Setup of P:
Design upsample_csc, start of the top module:
module upsample_csc (
    input  logic        clk,
    input  logic        resetn,
    input  logic        start,
    output logic        done,
    input  logic [15:0] sram_read_data,
    output logic [15:0] sram_write_data,
    output logic [17:0] sram_address,
    output logic        sram_we_n
);
Size in the first run: about 5300 cells after synthesis, about 55 I/O pins, roughly 47000 µm² of cells after synthesis.
clock: 8.89 ns
lec_check: 0
cap_margin: 20
core_margin: 2
core_utilization: 67
cts_cluster_size: 97
place_density: 0.37
slew_margin: 20
run.sh (not shown) runs the stock make flow with config.mk's settings and CLKGATE_MAP_FILE=.
The flow completed for P, but it is not clean: the layout still shows negative setup slack.
Edits applied to the flow inputs when going from P to Q:
- CORE_UTILIZATION changed from 67 to 40
- CTS_CLUSTER_SIZE removed (was 97)
- PLACE_DENSITY changed from 0.37 to 0.6
- the clock period (ns, I/O delays scaled along) changed from 8.89 to 12.0
Both conditions hold for Q: the flow ran to the end and the final layout passed the timing, DRC and antenna checks.
Going from P to Q, global-route met3 utilization shrinks by 2.6 points.
Delta (Q minus P): final worst slack went up; number of well taps moved up; final hold slack higher.

upsample_csc again, from the RTL that the note above started with.
==> flow/config.mk <==
export PLATFORM = sky130hd
export DESIGN_NAME = upsample_csc
export DESIGN_NICKNAME = upsample_csc
export VERILOG_FILES = /design/flow/design.v
export SDC_FILE = /design/flow/constraint.sdc
export NUM_CORES = 4
export LEC_CHECK = 0
export CAP_MARGIN = 20
export CELL_PAD_IN_SITES_DETAIL_PLACEMENT = 0
export CELL_PAD_IN_SITES_GLOBAL_PLACEMENT = 0
export CORE_ASPECT_RATIO = 0.94
export CORE_MARGIN = 2
export CORE_UTILIZATION = 64
export CTS_CLUSTER_DIAMETER = 305
export GPL_TIMING_DRIVEN = 0
export MAX_ROUTING_LAYER = met4
export MIN_ROUTING_LAYER = met2
export SETUP_SLACK_MARGIN = 2.0
export SLEW_MARGIN = 20
==> flow/constraint.sdc <==
create_clock -name core_clock -period 8.32 [get_ports {clk}]
set_input_delay 1.6640 -clock core_clock [delete_from_list [all_inputs] [get_ports {clk}]]
set_output_delay 1.6640 -clock core_clock [all_outputs]
set_load 0.01 [all_outputs]
The first run died in global routing (GRT-0116).
Change:
- CELL_PAD_IN_SITES_DETAIL_PLACEMENT: 0 -> not set
- CELL_PAD_IN_SITES_GLOBAL_PLACEMENT: 0 -> not set
- CORE_ASPECT_RATIO: 0.94 -> not set
- CORE_UTILIZATION: 64 -> 40
- CTS_CLUSTER_DIAMETER: 305 -> not set
- GPL_TIMING_DRIVEN: 0 -> not set
- MAX_ROUTING_LAYER: met4 -> not set
- MIN_ROUTING_LAYER: met2 -> not set
- PLACE_DENSITY: not set -> 0.6
- SETUP_SLACK_MARGIN: 2.0 -> not set
- clock period: 8.32 -> 10.7 ns (I/O delays scaled with it)
What happened: Now the flow produced a clean layout. Die size climbs by 59%. Area after synthesis stays the same. Synthesized cell count does not change.
Change:
- CORE_UTILIZATION: 40 -> 57
- CTS_CLUSTER_SIZE: not set -> 99
- clock period: 10.7 -> 5.5 ns (I/O delays scaled with it)
What happened:
- This time the run produced a layout that fails on negative setup slack
- critical path depth climbs by 2
- final cell count is higher by a few percent
- routed wire length is higher by about a fifth
- via count came out higher by roughly a tenth
Change:
- CORE_UTILIZATION: 57 -> 63
- CTS_CLUSTER_SIZE: 99 -> 97
- clock period: 5.5 -> 9.9 ns (I/O delays scaled with it)
=>
- The new run completed, yet does not pass: negative setup slack
- via count drops by 8.5%
- synthesized cell count stays the same
- die size drops by 9.4%
- wire length drops by 14%
- design area drops by 15%
- clock-buffer cell count climbs by 4
- first-iteration DRC count drops by 8.5%
- fmax climbs by 0.81%
- non-clock buffer count drops by 672
- clock skew barely changes
Change:
- CORE_UTILIZATION: 63 -> 67
- CTS_CLUSTER_SIZE: 97 -> not set
- clock period: 9.9 -> 11.1 ns (I/O delays scaled with it)
With this change the flow finished clean.
Final cell count falls by a few percent.
Synthesized area is unchanged.
Utilization falls by 0.30 points.
Non-clock buffer count falls by 306.

Starting RTL as in the previous note.
Settings: LEC_CHECK=0, ABC_AREA=1, CAP_MARGIN=5, CELL_PAD_IN_SITES_DETAIL_PLACEMENT=0, CELL_PAD_IN_SITES_GLOBAL_PLACEMENT=0, CORE_MARGIN=7, CORE_UTILIZATION=72, CTS_CLUSTER_DIAMETER=55, MIN_ROUTING_LAYER=met1, PLACE_DENSITY_LB_ADDON=0.2, SETUP_SLACK_MARGIN=-0.68, SLEW_MARGIN=40; clock period 9.06 ns.
The starting point finished but fails on negative setup slack.
Then changed:
- CORE_MARGIN: 7 -> 2
- CTS_CLUSTER_DIAMETER: 55 -> 355
- CTS_CLUSTER_SIZE: default -> 35
- HOLD_SLACK_MARGIN: default -> -0.09
- PLACE_DENSITY: default -> 0.64
- PLACE_DENSITY_LB_ADDON: 0.2 -> default
- SETUP_SLACK_MARGIN: -0.68 -> -0.63
- SLEW_MARGIN: 40 -> 5
- clock period: 9.06 -> 7.23 ns (I/O delays scaled with it)
After rerunning: With this change the flow aborted during global routing (5_1_grt) with GRT-0116. Area after synthesis is unchanged. Die area decreases by a little under a tenth. Synthesized cell count does not change.
Then changed:
- CORE_MARGIN: 2 -> 7
- CORE_UTILIZATION: 72 -> 46
- CTS_CLUSTER_DIAMETER: 355 -> 55
- CTS_CLUSTER_SIZE: 35 -> default
- HOLD_SLACK_MARGIN: -0.09 -> default
- SETUP_SLACK_MARGIN: -0.63 -> 2.06
- SLEW_MARGIN: 5 -> 0
- clock period: 7.23 -> 13.2 ns (I/O delays scaled with it)
What happened: The changed run completed with no timing, DRC or antenna violations; synthesized area is unchanged; die area goes up by 65%; synthesized cell count is unchanged.

## build 69
upsample_csc again, from the RTL that the note above started with.
Settings: LEC_CHECK=0, ABC_AREA=1, CAP_MARGIN=5, CELL_PAD_IN_SITES_DETAIL_PLACEMENT=1, CELL_PAD_IN_SITES_GLOBAL_PLACEMENT=2, CORE_MARGIN=7, CORE_UTILIZATION=18, CTS_CLUSTER_DIAMETER=55, GPL_ROUTABILITY_DRIVEN=0, MAX_ROUTING_LAYER=met4, MIN_ROUTING_LAYER=met2, PLACE_DENSITY=0.64, SETUP_SLACK_MARGIN=2.06, SLEW_MARGIN=40; clock period 13.2 ns.
Per the final summary, build 69 finished and its layout is clean on timing, DRC and antenna.
The following lists how build 28 was set up differently from build 69:
Settings: removing CTS_CLUSTER_DIAMETER (formerly 55); changing CAP_MARGIN from 5 to 20; changing PLACE_DENSITY from 0.64 to 0.6; changing CORE_UTILIZATION from 18 to 32; removing SETUP_SLACK_MARGIN (formerly 2.06); removing ABC_AREA (formerly 1); removing CELL_PAD_IN_SITES_GLOBAL_PLACEMENT (formerly 2); removing MAX_ROUTING_LAYER (formerly met4); changing CORE_MARGIN from 7 to 2; removing MIN_ROUTING_LAYER (formerly met2); removing GPL_ROUTABILITY_DRIVEN (formerly 0); removing CELL_PAD_IN_SITES_DETAIL_PLACEMENT (formerly 1); changing SLEW_MARGIN from 40 to 20; changing the clock period (ns, I/O delays scaled along) from 13.2 to 12.7.
[summary]
- The run showing the greater relative area change from synthesis to final layout is build 69.
- Via count of the first global-routing pass, build 69 and build 28: smaller value in build 28
- Against build 69, total instance count after detailed placement in build 28 fell by more than 10%.
- Average routed wire per standard cell was higher in build 69 than in build 28.
- In the metrics for build 69 and build 28, the one carrying the higher number of standard cells in the final layout excluding fillers is build 69.
The inputs of build 26 differ from those of build 28 as listed below.
Settings: swapping 32 for 58 in CORE_UTILIZATION; putting SETUP_SLACK_MARGIN at 1.45 where nothing was set; swapping 12.7 for 11.0 in the clock period (ns, I/O delays scaled along).
--- outcome ---
- Re total core area: build 26 and build 28 aren't equal, and the lower value belongs to build 26.
- Reported for build 26 and build 28, yosys synthesis chip area turned out identical to the last digit.
- Build 28 has lower met1 track demand over resource in global routing than build 26.
- Looking at detail-routed via count per cell, build 26 sits 13% above build 28.
- [build 26 vs build 28] die area: lower in build 26
- The tightest slew margin relative to the limit of build 26 was superior to that of build 28.
- What build 28 reported for final cell count has to be multiplied by 0.897 to get the figure for build 26.
- Looking at start point of the critical path, the M1_unit.mult_op_1[13]$_DFFE_PN0P_ result is from build 28; the M1_unit.mult_op_3[5]$_DFFE_PN0P_ one comes from build 26.
- Sort build 26 and build 28 by global-route wire length before repair, ascending, and build 28 comes first.

upsample_csc again, from the RTL that the note above started with.
export LEC_CHECK = 0
export CAP_MARGIN = 20
export CELL_PAD_IN_SITES_DETAIL_PLACEMENT = 2
export CELL_PAD_IN_SITES_GLOBAL_PLACEMENT = 2
export CORE_MARGIN = 2
export CORE_UTILIZATION = 22
export GPL_TIMING_DRIVEN = 0
export HOLD_SLACK_MARGIN = -0.01
export SLEW_MARGIN = 10
export TNS_END_PERCENT = 65
create_clock -name core_clock -period 11.0 [get_ports {clk}]
The baseline completed without violations.
Then changed:
==> flow/config.mk (replaced) <==
export PLATFORM = sky130hd
export DESIGN_NAME = upsample_csc
export DESIGN_NICKNAME = upsample_csc
export VERILOG_FILES = /design/flow/design.v
export SDC_FILE = /design/flow/constraint.sdc
export NUM_CORES = 4
export LEC_CHECK = 0
export CAP_MARGIN = 20
export CORE_MARGIN = 2
export CORE_UTILIZATION = 40
export HOLD_SLACK_MARGIN = 0.23
export SETUP_SLACK_MARGIN = 1.21
export SLEW_MARGIN = 20
Effect: The new run completed with no timing, DRC or antenna violations; maximum frequency increases by 5.3%; core utilization increases by 20 points; die size decreases by 45%; non-clock buffer count decreases by 68; routed wire length decreases by 23%.
Then changed:
--- a/flow/config.mk
+++ b/flow/config.mk
@@ -8,0 +9,2 @@
+export CELL_PAD_IN_SITES_DETAIL_PLACEMENT = 1
+export CELL_PAD_IN_SITES_GLOBAL_PLACEMENT = 3
@@ -12 +13,0 @@
-export SETUP_SLACK_MARGIN = 1.21
Outcome:
- global-route usage increases by 4.4 points
- final area increases by 2.2%
- setup slack got worse by 0.59 ns
Then changed:
--- a/flow/config.mk
+++ b/flow/config.mk
@@ -9,2 +8,0 @@
-export CELL_PAD_IN_SITES_DETAIL_PLACEMENT = 1
-export CELL_PAD_IN_SITES_GLOBAL_PLACEMENT = 3
@@ -12,3 +10,6 @@
-export CORE_UTILIZATION = 40
-export HOLD_SLACK_MARGIN = 0.23
-export SLEW_MARGIN = 20
+export CORE_UTILIZATION = 72
+export CTS_CLUSTER_DIAMETER = 320
+export PLACE_DENSITY_LB_ADDON = 0.0
+export SETUP_SLACK_MARGIN = 1.54
+export SLEW_MARGIN = 40
+export TNS_END_PERCENT = 10
Outcome:
- The changed run completed with no timing, DRC or antenna violations
- routed wire length decreases by 13%
- first-iteration DRC count is higher by 100%
- critical path depth falls by 1
- cell count falls by 13%
- cell area drops by 4.1%
- via count came out higher by 2.8%
- utilization goes up by 35 points
Then changed:
==> flow/config.mk (replaced) <==
export PLATFORM = sky130hd
export DESIGN_NAME = upsample_csc
export DESIGN_NICKNAME = upsample_csc
export VERILOG_FILES = /design/flow/design.v
export SDC_FILE = /design/flow/constraint.sdc
export NUM_CORES = 4
export LEC_CHECK = 0
export CAP_MARGIN = 15
export CELL_PAD_IN_SITES_DETAIL_PLACEMENT = 0
export CELL_PAD_IN_SITES_GLOBAL_PLACEMENT = 3
export CORE_MARGIN = 2
export CORE_UTILIZATION = 40
export GPL_TIMING_DRIVEN = 0
export PLACE_DENSITY_LB_ADDON = 0.13
export SLEW_MARGIN = 40
What happened:
- The new run finished with timing, DRC and antenna clean
- synthesized cell count stays the same
- die size climbs by 79%
- wire length rises by 11%
- fmax is lower by 3.4%
- synthesized area stays the same
- global-route usage went down by 15 points
- worst setup slack gets worse by 0.36 ns
- via count decreases by 4.6%
- non-clock buffer count increases by 63
Then changed:
--- a/flow/config.mk
+++ b/flow/config.mk
@@ -7,0 +8 @@
+export ABC_AREA = 1
@@ -10,0 +12 @@
+export CORE_ASPECT_RATIO = 1.3
@@ -12,2 +14,2 @@
-export CORE_UTILIZATION = 40
-export GPL_TIMING_DRIVEN = 0
+export CORE_UTILIZATION = 36
+export GPL_TIMING_DRIVEN = 1
@@ -14,0 +17 @@
+export SETUP_SLACK_MARGIN = -0.59
Result:
- The new run completed with no timing, DRC or antenna violations
- global-route usage decreases by 1.5 points
- setup slack gets worse by 0.14 ns
- synthesized area increases by 0.74%

Setup of job 9543:
upsample_csc again, from the RTL that the note above started with.
Settings: LEC_CHECK=0, ABC_AREA=1, CAP_MARGIN=20, CORE_MARGIN=2, CORE_UTILIZATION=72, CTS_CLUSTER_SIZE=99, PLACE_DENSITY=0.43, SLEW_MARGIN=20; clock period 9.19 ns.
5_1_grt: job 9543 exited with error
#### Input delta (job 2941 over job 9543)
Settings: clearing CTS_CLUSTER_SIZE, which used to be 99; swapping 72 for 64 in CORE_UTILIZATION; swapping 1 for 0 in ABC_AREA; putting TNS_END_PERCENT at 10 where nothing was set; swapping 9.19 for 6.12 in the clock period (ns, I/O delays scaled along).
- Layout checks on job 2941: not met. Flow itself completed; violations: negative setup slack.
- Delta(post-synthesis mux area share, job 2941 - job 9543) > 0
- Cell count after placement: job 2941 and job 9543 compared, lower one is job 2941
- Delta (job 2941 minus job 9543): number of core rows went up; die area went up; worst-case setup slack after placement went down; HPWL reported at the end of detailed placement went up.
- Delta (job 2941 minus job 9543): part of the Yosys area used for sequential elements did not really move; synthesized cell count saw a decrease.
The following lists how job 3682 was set up differently from job 2941:
Settings: changing PLACE_DENSITY from 0.43 to 0.64; removing ABC_AREA (formerly 0); setting SETUP_SLACK_MARGIN to 1.54 for the first time; changing CORE_UTILIZATION from 64 to 72; changing the clock period (ns, I/O delays scaled along) from 6.12 to 11.0.
Notes after the runs:
[compare] base=job 2941 new=job 3682: number of buffers and inverters on the critical path lower; detailed-route wire length per cell increased about 1.3%; insertion delay of the later-clocked pin in the worst-skew pair shows no meaningful change; HPWL reported at the end of detailed placement now smaller. Job 3682 completed every stage of the flow, and the final layout passed the timing, DRC and antenna checks. The flow for job 2941 finished, though final verification flagged negative setup slack. Of job 2941 and job 3682, the run reporting the lower arrival time at the worst endpoint was job 3682. Job 3682: global-route usage over all layers is 0.95 points higher than what job 2941 reported. Job 3682 ends up with a total routed wirelength that is 13% lower than in job 2941. From job 2941 to job 3682 the numbers moved as follows: number of nets in the final layout dropped 12%; tap cell count dropped 11%.
Changes in job 2510 relative to job 3682:
Settings: CELL_PAD_IN_SITES_GLOBAL_PLACEMENT newly set to 3; TNS_END_PERCENT removed (was 10); HOLD_SLACK_MARGIN newly set to 0.23; CAP_MARGIN changed from 20 to 35; SETUP_SLACK_MARGIN removed (was 1.54); CORE_UTILIZATION changed from 72 to 64; PLACE_DENSITY removed (was 0.64); CELL_PAD_IN_SITES_DETAIL_PLACEMENT newly set to 2.
--- outcome ---
Status: job 2510 FAILED at 3_1_place_gp_skip_io (tool error)
From job 2510 to job 3682, cell area after synthesis did not move at all.
In job 2510 relative to job 3682, core area had gone up by more than 10%.
Diff job 2510..job 3682 | area share of fa/ha/maj cells after synthesis | negligible
Diff job 2510..job 3682 | number of nets produced by synthesis | unchanged
Job 2510 has vertical extent of the die above what job 3682 had.
Area share of xor/xnor cells in the synthesized design: job 3682 vs job 2510 identical
Summary of job 2510 over job 3682: standard-cell row count +6.5%; floorplan die width picked up an extra 6.0%; full die area grew by 8300 sq um; area figure in the yosys stat output shows no meaningful change; number of synthesized register bits neither gained nor lost much.

Starting RTL as in the previous note.
Settings: LEC_CHECK=0, CAP_MARGIN=20, CORE_MARGIN=2, CORE_UTILIZATION=72, PLACE_DENSITY=0.65, SETUP_SLACK_MARGIN=-0.47, SLEW_MARGIN=20; clock period 5.93 ns.
The baseline aborted during global routing (5_1_grt), error GRT-0116.
==> next run, changes <==
- CORE_UTILIZATION: 72 -> 40
- PLACE_DENSITY: 0.65 -> 0.6
- SETUP_SLACK_MARGIN: -0.47 -> not set
- clock period: 5.93 -> 11.0 ns (I/O delays scaled with it)
This time the run ran to the end with no violations.
Synthesized cell count is unchanged.
Die area rises by 79%.
Area after synthesis stays the same.
==> next run, changes <==
- CAP_MARGIN: 20 -> 35
- CELL_PAD_IN_SITES_DETAIL_PLACEMENT: not set -> 2
- CELL_PAD_IN_SITES_GLOBAL_PLACEMENT: not set -> 2
- CORE_UTILIZATION: 40 -> 22
- GPL_TIMING_DRIVEN: not set -> 0
- HOLD_SLACK_MARGIN: not set -> 0.23
- PLACE_DENSITY: 0.6 -> not set
- SLEW_MARGIN: 20 -> 40
What happened: Fmax went down by 0.54%. Wire length went up by 34%. Via count went up by about 4%. Die area went up by 81%. Sequential share of layout area went down by 0.79 points.
==> next run, changes <==
- CAP_MARGIN: 35 -> 20
- CELL_PAD_IN_SITES_DETAIL_PLACEMENT: 2 -> not set
- CELL_PAD_IN_SITES_GLOBAL_PLACEMENT: 2 -> not set
- CORE_UTILIZATION: 22 -> 72
- GPL_TIMING_DRIVEN: 0 -> not set
- HOLD_SLACK_MARGIN: 0.23 -> not set
- PLACE_DENSITY: not set -> 0.35
- SETUP_SLACK_MARGIN: not set -> 1.54
- SLEW_MARGIN: 40 -> 20
What happened: Setup slack loses 70 ps; hold slack loses 9.9 ps; sequential share of layout area grows by 0.74 points; fmax came out lower slightly; design area drops by a few percent; global-route usage climbs by 23 points; cell count fell by a quarter to a third.
